## exp/onyx
==> flow/design.v (excerpt) <==
module money_clicker(clk, rst, key_data, key_valid, tick, money, asset, HEX0, HEX1, HEX2, HEX3, HEX4, HEX5);
	input clk;
	input rst;
	input [7:0] key_data;
	input key_valid;
	input tick;
	output [39:0] money;
	output [7:0] asset;
	output [6:0] HEX0, HEX1, HEX2, HEX3, HEX4, HEX5;
	wire [3:0] Millions;
	wire [3:0] HundredThousands;
	wire [3:0] TenThousands;
	wire [3:0] Thousands;
	wire [3:0] Hundreds;
	wire [3:0] Tens;
	wire [3:0] Ones;
	wire click, buy, upgradeClick, one, two, three, four, five, six, seven, eight;
	wire [7:0] prev_data;
	wire selection;
	binaryToBCD convert (money[39:0], Millions[3:0], HundredThousands[3:0], TenThousands[3:0], Thousands[3:0], Hundreds[3:0], Tens[3:0], Ones[3:0]);
	hexDecoder H0(Ones[3:0], HEX0);
	hexDecoder H1(Tens[3:0], HEX1);
	hexDecoder H2(Hundreds[3:0], HEX2);
	hexDecoder H3(Thousands[3:0], HEX3);
	hexDecoder H4(TenThousands[3:0], HEX4);
	hexDecoder H5(HundredThousands[3:0], HEX5);
	prevData prev(clk, rst, key_valid, key_data, prev_data);
	logicController control(clk, rst, key_data, key_valid, click, buy, one, two, three, four, five, six, seven, eight, selection, upgradeClick);
  ...
Settings: LEC_CHECK=0, CAP_MARGIN=20, CORE_MARGIN=2, CORE_UTILIZATION=58, CTS_CLUSTER_SIZE=57, PLACE_DENSITY_LB_ADDON=0.0, SETUP_SLACK_MARGIN=3.98, SLEW_MARGIN=20, TNS_END_PERCENT=35; clock period 13.9 ns.
run.sh (not shown) runs the stock make flow with config.mk's settings and CLKGATE_MAP_FILE=.
Complete run, failing final checks: exp/onyx, reason capacitance limit, slew limit, setup timing.
Edits applied to the flow inputs when going from exp/onyx to exp/ember:
# exp/onyx
export LEC_CHECK = 0
export CAP_MARGIN = 20
export CORE_MARGIN = 2
export CORE_UTILIZATION = 58
export CTS_CLUSTER_SIZE = 57
export PLACE_DENSITY_LB_ADDON = 0.0
export SETUP_SLACK_MARGIN = 3.98
export SLEW_MARGIN = 20
export TNS_END_PERCENT = 35
create_clock -name core_clock -period 13.9 [get_ports {clk}]
# exp/ember
export LEC_CHECK = 0
export ABC_AREA = 1
export CAP_MARGIN = 20
export CORE_MARGIN = 2
export CORE_UTILIZATION = 72
export CTS_CLUSTER_DIAMETER = 209
export PLACE_DENSITY = 0.37
export SETUP_SLACK_MARGIN = 4.01
export SLEW_MARGIN = 20
create_clock -name core_clock -period 15.3 [get_ports {clk}]
Results
The flow ran to completion for all of exp/onyx and exp/ember but exp/ember, which stopped partway.
In the summary table, exp/ember is marked failed, with error GRT-0116 raised in global routing (5_1_grt).
exp/ember vs exp/onyx — final weighted congestion of routability-driven global placement dropped slightly
Going from exp/onyx to exp/ember, share of synthesized area occupied by flip-flops and latches rose 2.2 points; post-synthesis share of cell area spent on xor and xnor gates has increased; area after synthesis lost 15%; standard-cell row count went down.
Vertical die dimension (exp/onyx / exp/ember): 1.2
The inputs of exp/zinc differ from those of exp/ember as listed below.
# exp/ember
export LEC_CHECK = 0
export ABC_AREA = 1
export CAP_MARGIN = 20
export CORE_MARGIN = 2
export CORE_UTILIZATION = 72
export CTS_CLUSTER_DIAMETER = 209
export PLACE_DENSITY = 0.37
export SETUP_SLACK_MARGIN = 4.01
export SLEW_MARGIN = 20
create_clock -name core_clock -period 15.3 [get_ports {clk}]
# exp/zinc
export LEC_CHECK = 0
export ABC_AREA = 1
export CAP_MARGIN = 20
export CORE_MARGIN = 2
export CORE_UTILIZATION = 72
export CTS_CLUSTER_DIAMETER = 238
export PLACE_DENSITY_LB_ADDON = 0.2
export SLEW_MARGIN = 20
create_clock -name core_clock -period 21.6 [get_ports {clk}]
Notes after the runs:
exp/zinc | stages: all done | timing, DRC, antenna: all pass. exp/ember → exp/zinc: flop and latch count out of synthesis has remained practically unchanged, number of setup buffers added after CTS has decreased, deepest clock path buffer count has remained practically unchanged, clock sink count has remained practically unchanged. Re overall die area: no difference whatsoever between exp/ember and exp/zinc. Comparing exp/ember against exp/zinc, there is no change at all in combined area of all synthesized cells. exp/zinc and exp/ember ended up with nearly the same weighted congestion at the end of routability-driven global placement. Compared with exp/ember, exp/zinc shows a higher pre-CTS setup slack. Post-detailed-placement half-perimeter wirelength improves in exp/zinc relative to exp/ember. Re adder and majority gate portion of the synthesized area: no difference whatsoever between exp/ember and exp/zinc.
Here is what was changed in the inputs of exp/lagoon compared with exp/zinc.
# exp/zinc
export LEC_CHECK = 0
export ABC_AREA = 1
export CAP_MARGIN = 20
export CORE_MARGIN = 2
export CORE_UTILIZATION = 72
export CTS_CLUSTER_DIAMETER = 238
export PLACE_DENSITY_LB_ADDON = 0.2
export SLEW_MARGIN = 20
create_clock -name core_clock -period 21.6 [get_ports {clk}]
# exp/lagoon
export LEC_CHECK = 0
export ABC_AREA = 1
export CAP_MARGIN = 20
export CORE_MARGIN = 2
export CORE_UTILIZATION = 72
export CTS_CLUSTER_DIAMETER = 209
export PLACE_DENSITY_LB_ADDON = 0.08
export SETUP_SLACK_MARGIN = 4.48
export SLEW_MARGIN = 20
create_clock -name core_clock -period 15.1 [get_ports {clk}]
Findings:
Looking across exp/zinc and exp/lagoon, the single run that reached the end with no open violations was exp/zinc. exp/lagoon vs. exp/zinc: synthesized area divided by synthesized cell count now sits at about the same level, number of instances resized during post-cts repair now sits higher. As far as number of buffers on the longest clock path goes, exp/zinc and exp/lagoon are indistinguishable; the numbers are identical. Compared with exp/zinc, exp/lagoon shows a pre-CTS setup slack that is 3.17 ns lower. Post-place instance area (lower): exp/zinc. Reported for exp/zinc and exp/lagoon, area of the synthesized netlist per yosys stat turned out identical to the last digit.
